// path_math
module path_math
    (input [11:0] location,  
     input [11:0] target,  
     input [4:0] current_orientation,  
     input clock,
     input enable,
     input reset,
     output reg done,
	  output reg [4:0] needed_orientation,  
     output reg [11:0] move_command);  
	parameter DEG360 = 5'h18;
	parameter DEG180 = 5'h0C;
	reg [3:0] state;
	parameter IDLE 			 			= 4'h0;
	parameter NEEDED_ORIENTATION_1	= 4'h1;
	parameter ONE_CYCLE_DELAY_1		= 4'h2;
	parameter NEEDED_ORIENTATION_2	= 4'h3;
	parameter ONE_CYCLE_DELAY_2		= 4'h4;
	parameter PTC_AND_ANGLE 			= 4'h5;
	parameter DELTAS						= 4'h6;
	parameter ABS_DELTA_QUAD 			= 4'h7;
   parameter ORIENT_BASE_ANGLE		= 4'h8;
	parameter ABS_DY_DIV_SIN			= 4'h9;
	parameter REPORT			 			= 4'hF;
	reg orientation_helper_enable;
   wire [4:0] orientation_t;
	wire orientation_done;
   orientation_math om (.r_theta_original(location),.r_theta_final(target),.orientation(orientation_t),
                        .enable(orientation_helper_enable),.done(orientation_done),.reset(reset),.clock(clock));
   reg [4:0] angle;
  ...
clock: 6.98 ns
lec_check: 0
abc_area: 1
cap_margin: 20
cell_pad_in_sites_detail_placement: 0
core_aspect_ratio: 1.07
core_margin: 2
core_utilization: 72
cts_cluster_diameter: 328
cts_cluster_size: 13
gpl_routability_driven: 0
gpl_timing_driven: 1
max_routing_layer: met4
place_density_lb_addon: 0.09
setup_slack_margin: -0.43
slew_margin: 35
tns_end_percent: 80
run.sh (not shown) runs the stock make flow with config.mk's settings and CLKGATE_MAP_FILE=.
The first run never finished: it broke off in global routing with GRT-0183.
Next try:
Settings changed: ABC_AREA 1 to default, CELL_PAD_IN_SITES_DETAIL_PLACEMENT 0 to default, CORE_ASPECT_RATIO 1.07 to default, CTS_CLUSTER_DIAMETER 328 to default, CTS_CLUSTER_SIZE 13 to default, GPL_ROUTABILITY_DRIVEN 0 to default, GPL_TIMING_DRIVEN 1 to default, PLACE_DENSITY_LB_ADDON 0.09 to 0.02, SETUP_SLACK_MARGIN -0.43 to 2.74, SLEW_MARGIN 35 to 20, TNS_END_PERCENT 80 to default.
Clock period 6.98 ns to 9.6 ns, I/O delays scaled along.
What happened: Now the flow produced a layout that fails on capacitance limit, slew limit, setup timing. Area after synthesis fell by about 6.4%. Synthesized cell count fell by about 22%. Die size is lower by about 6%.
Next try:
Settings changed: CORE_UTILIZATION 72 to 58, MAX_ROUTING_LAYER met4 to default, PLACE_DENSITY_LB_ADDON 0.02 to default, SETUP_SLACK_MARGIN 2.74 to 2.18.
Clock period 9.6 ns to 8.71 ns, I/O delays scaled along.
What happened:
- Now the flow finished with setup timing left
- flip-flop count is unchanged
- synthesized cell count does not change
- first-iteration DRC count goes down by about 50%
Next try:
Settings changed: CORE_UTILIZATION 58 to 44, SETUP_SLACK_MARGIN 2.18 to default.
Clock period 8.71 ns to 11.0 ns, I/O delays scaled along.
This time the run finished clean.
Non-clock buffer count fell by 385.
Next try:
Settings changed: CORE_UTILIZATION 44 to 72, MAX_ROUTING_LAYER from default to met4.
Clock period 11.0 ns to 7.36 ns, I/O delays scaled along.
The changed run completed and failed the layout checks on setup timing.
Worst setup slack degrades by 1.9 ns.
Via count came out higher by 19%.
Flip-flop count stays the same.
Wire length climbs by about 30%.

---

path_math again, from the RTL that the note above started with.
==> flow/config.mk <==
export PLATFORM = sky130hd
export DESIGN_NAME = path_math
export DESIGN_NICKNAME = path_math
export VERILOG_FILES = /design/flow/design.v
export SDC_FILE = /design/flow/constraint.sdc
export NUM_CORES = 4
export LEC_CHECK = 0
export ABC_AREA = 1
export CAP_MARGIN = 20
export CELL_PAD_IN_SITES_DETAIL_PLACEMENT = 1
export CORE_ASPECT_RATIO = 1.07
export CORE_MARGIN = 2
export CORE_UTILIZATION = 30
export CTS_CLUSTER_DIAMETER = 328
export GPL_ROUTABILITY_DRIVEN = 0
export GPL_TIMING_DRIVEN = 1
export MAX_ROUTING_LAYER = met4
export PLACE_DENSITY_LB_ADDON = 0.09
export SETUP_SLACK_MARGIN = -0.43
export SLEW_MARGIN = 35
export TNS_END_PERCENT = 15
==> flow/constraint.sdc <==
create_clock -name core_clock -period 10.1 [get_ports {clock}]
set_input_delay 2.0200 -clock core_clock [delete_from_list [all_inputs] [get_ports {clock}]]
set_output_delay 2.0200 -clock core_clock [all_outputs]
set_load 0.01 [all_outputs]
==> next run, changes <==
ABC_AREA = default   (was 1)
CELL_PAD_IN_SITES_DETAIL_PLACEMENT = default   (was 1)
CORE_ASPECT_RATIO = default   (was 1.07)
CORE_UTILIZATION = 11   (was 30)
CTS_CLUSTER_DIAMETER = default   (was 328)
GPL_ROUTABILITY_DRIVEN = default   (was 0)
GPL_TIMING_DRIVEN = default   (was 1)
MAX_ROUTING_LAYER = default   (was met4)
PLACE_DENSITY_LB_ADDON = default   (was 0.09)
SETUP_SLACK_MARGIN = default   (was -0.43)
SLEW_MARGIN = 20   (was 35)
TNS_END_PERCENT = default   (was 15)
clock period = 12.8 ns   (was 10.1 ns; I/O delays follow)
Result:
- The new run completed without violations
- synthesized cell count shrinks by about a fifth
- non-clock buffer count shrinks by 39
- wire length went down by about a fifth
- clock skew stays flat
- count of clock-buffer cells in the layout decreases by 3
==> next run, changes <==
CORE_UTILIZATION = 61   (was 11)
CTS_CLUSTER_SIZE = 47   (was default)
SETUP_SLACK_MARGIN = -0.86   (was default)
clock period = 8.71 ns   (was 12.8 ns; I/O delays follow)
Effect: The changed run reached the layout checks and failed them: negative setup slack; wire length came out lower by about 7%; hold slack is about the same; cell area went down by about 5%; critical path depth grows by 2; worst setup slack gets worse by 2.1 ns; via count goes up by 4.6%.
==> next run, changes <==
CORE_UTILIZATION = 66   (was 61)
CTS_CLUSTER_SIZE = default   (was 47)
SETUP_SLACK_MARGIN = default   (was -0.86)
clock period = 8.88 ns   (was 8.71 ns; I/O delays follow)
The changed run reached the layout checks and failed them: negative setup slack.
Wire length goes up by 2.4%.
Worst setup slack is better by 0.52 ns.
Core utilization goes up by 6.5 points.
Non-clock buffer count goes down by 6.
Global-route usage goes up by 3.0 points.
Via count goes up by 1.8%.
Clock skew is about the same.
Area after synthesis does not change.

---

Setup of try-fjord:
Starting RTL as in the previous note.
Settings: LEC_CHECK=0, ABC_AREA=1, CAP_MARGIN=20, CELL_PAD_IN_SITES_DETAIL_PLACEMENT=2, CELL_PAD_IN_SITES_GLOBAL_PLACEMENT=3, CORE_ASPECT_RATIO=0.64, CORE_MARGIN=10, CORE_UTILIZATION=33, CTS_CLUSTER_DIAMETER=117, CTS_CLUSTER_SIZE=16, GPL_TIMING_DRIVEN=0, HOLD_SLACK_MARGIN=0.06, MAX_ROUTING_LAYER=met4, SLEW_MARGIN=20, TNS_END_PERCENT=30; clock period 12.0 ns.
### try-fjord -> try-onyx
- clearing MAX_ROUTING_LAYER, which used to be met4
- clearing CORE_ASPECT_RATIO, which used to be 0.64
- clearing CTS_CLUSTER_DIAMETER, which used to be 117
- clearing ABC_AREA, which used to be 1
- clearing HOLD_SLACK_MARGIN, which used to be 0.06
- clearing GPL_TIMING_DRIVEN, which used to be 0
- swapping 10 for 2 in CORE_MARGIN
- swapping 33 for 40 in CORE_UTILIZATION
- clearing TNS_END_PERCENT, which used to be 30
- clearing CELL_PAD_IN_SITES_GLOBAL_PLACEMENT, which used to be 3
- clearing CELL_PAD_IN_SITES_DETAIL_PLACEMENT, which used to be 2
- clearing CTS_CLUSTER_SIZE, which used to be 16
Relative to try-fjord, the number of cells upsized or downsized after cts of try-onyx is lower by 1.
Against try-fjord, try-onyx reports a tally of clock buffers in the finished layout that is lower.
try-onyx vs try-fjord: finished layout cell area down in try-onyx
Looking at the reports, try-onyx completed the entire flow and the layout it produced met the timing, design-rule and antenna checks.
Final design utilization: try-onyx higher than try-fjord
In the flow results for try-onyx and try-fjord, the final worst-path cycle share is larger on try-fjord.
Worst-case headroom to the max-slew limit ended up 7.9 points higher on try-onyx than on try-fjord.
--- input diff try-onyx..try-maple ---
- changing CORE_UTILIZATION from 40 to 71
- changing CAP_MARGIN from 20 to 15
- changing the clock period (ns, I/O delays scaled along) from 12.0 to 7.68
### Flow results
The flow completed for try-maple, but it is not clean: the layout still shows negative setup slack.
Buffer and inverter count on the worst path: try-maple vs try-onyx up 2
Number of buffers other than clock buffers in the final layout: try-maple vs try-onyx up about 440%
Diff try-onyx -> try-maple: clock skew flat; path length in cells of the critical path up about 6.5%; first-iteration DRC count up 1211; synthesized-area fraction occupied by ao, oa, aoi and oai cells flat.
Inputs modified between try-maple and try-raven:
- CTS_CLUSTER_SIZE newly set to 32
- CAP_MARGIN changed from 15 to 10
- SETUP_SLACK_MARGIN newly set to -0.68
- CORE_UTILIZATION changed from 71 to 72
- the clock period (ns, I/O delays scaled along) changed from 7.68 to 7.75
## What came out
try-raven finished all stages; however, its layout fails the closing checks, the failures being negative setup slack.
Between try-raven and try-maple, the hold slack does not differ in any meaningful way.
Summary of try-raven over try-maple: post-CTS setup buffer count went down 32.
Transition at the pin with the smallest max-transition slack: try-raven and try-maple compared, higher one is try-raven
In the tables for try-raven and try-maple, final instance area reads higher with try-maple.
Diff try-raven..try-maple | number of multi-input combinational cells | unchanged

---

path_math again, from the RTL that the note above started with.
Settings: LEC_CHECK=0, CAP_MARGIN=15, CORE_MARGIN=2, CORE_UTILIZATION=72, CTS_CLUSTER_DIAMETER=256, PLACE_DENSITY_LB_ADDON=0.02, SETUP_SLACK_MARGIN=2.07, SLEW_MARGIN=40; clock period 7.29 ns.
The starting point completed, yet does not pass: setup timing.
Next try:
==> flow/config.mk (replaced) <==
export PLATFORM = sky130hd
export DESIGN_NAME = path_math
export DESIGN_NICKNAME = path_math
export VERILOG_FILES = /design/flow/design.v
export SDC_FILE = /design/flow/constraint.sdc
export NUM_CORES = 4
export LEC_CHECK = 0
export CAP_MARGIN = 20
export CORE_MARGIN = 2
export CORE_UTILIZATION = 40
export SLEW_MARGIN = 20
==> flow/constraint.sdc (replaced) <==
create_clock -name core_clock -period 11.0 [get_ports {clock}]
set_input_delay 2.2000 -clock core_clock [delete_from_list [all_inputs] [get_ports {clock}]]
set_output_delay 2.2000 -clock core_clock [all_outputs]
set_load 0.01 [all_outputs]
The new run finished with timing, DRC and antenna clean. Synthesized area does not change. Wire length went down by about 32%. Critical path depth stays the same. Utilization went down by 46 points. Worst setup slack gets better by 2.9 ns. Via count went down by 21%.
Next try:
--- a/flow/config.mk
+++ b/flow/config.mk
@@ -9,3 +9,6 @@
 export CORE_MARGIN = 2
 export CORE_UTILIZATION = 40
+export CTS_CLUSTER_SIZE = 16
+export GPL_TIMING_DRIVEN = 0
+export HOLD_SLACK_MARGIN = 0.06
 export SLEW_MARGIN = 20
==> flow/constraint.sdc (replaced) <==
create_clock -name core_clock -period 12.0 [get_ports {clock}]
set_input_delay 2.4000 -clock core_clock [delete_from_list [all_inputs] [get_ports {clock}]]
set_output_delay 2.4000 -clock core_clock [all_outputs]
set_load 0.01 [all_outputs]
The new run completed with no timing, DRC or antenna violations.
First-iteration DRC count decreases by a few percent.
Non-clock buffer count is lower by 9.
Register-to-register slack gets better by 0.93 ns.
Routed wire length came out higher slightly.
Next try:
--- a/flow/config.mk
+++ b/flow/config.mk
@@ -6,9 +6,17 @@
 export NUM_CORES = 4
 export LEC_CHECK = 0
+export ABC_AREA = 1
 export CAP_MARGIN = 20
-export CORE_MARGIN = 2
-export CORE_UTILIZATION = 40
+export CELL_PAD_IN_SITES_DETAIL_PLACEMENT = 2
+export CELL_PAD_IN_SITES_GLOBAL_PLACEMENT = 3
+export CORE_ASPECT_RATIO = 0.64
+export CORE_MARGIN = 10
+export CORE_UTILIZATION = 46
+export CTS_CLUSTER_DIAMETER = 117
 export CTS_CLUSTER_SIZE = 16
 export GPL_TIMING_DRIVEN = 0
 export HOLD_SLACK_MARGIN = 0.06
+export MAX_ROUTING_LAYER = met4
+export SETUP_SLACK_MARGIN = 3.22
 export SLEW_MARGIN = 20
+export TNS_END_PERCENT = 30
What happened: The new run never finished: it broke off in 3_3_place_gp; synthesized cell count went up by about 28%; synthesized area went up by 6.9%; die area went up by about 3%.
Next try:
==> flow/config.mk (replaced) <==
export PLATFORM = sky130hd
export DESIGN_NAME = path_math
export DESIGN_NICKNAME = path_math
export VERILOG_FILES = /design/flow/design.v
export SDC_FILE = /design/flow/constraint.sdc
export NUM_CORES = 4
export LEC_CHECK = 0
export CAP_MARGIN = 20
export CORE_MARGIN = 2
export CORE_UTILIZATION = 66
export CTS_CLUSTER_SIZE = 47
export MAX_ROUTING_LAYER = met4
export SETUP_SLACK_MARGIN = -0.86
export SLEW_MARGIN = 20
==> flow/constraint.sdc (replaced) <==
create_clock -name core_clock -period 9.65 [get_ports {clock}]
set_input_delay 1.9300 -clock core_clock [delete_from_list [all_inputs] [get_ports {clock}]]
set_output_delay 1.9300 -clock core_clock [all_outputs]
set_load 0.01 [all_outputs]
The changed run ran to the end with violations: setup timing.
Die area came out lower by 41%.
Area after synthesis came out lower by 6.4%.
Synthesized cell count came out lower by about 22%.
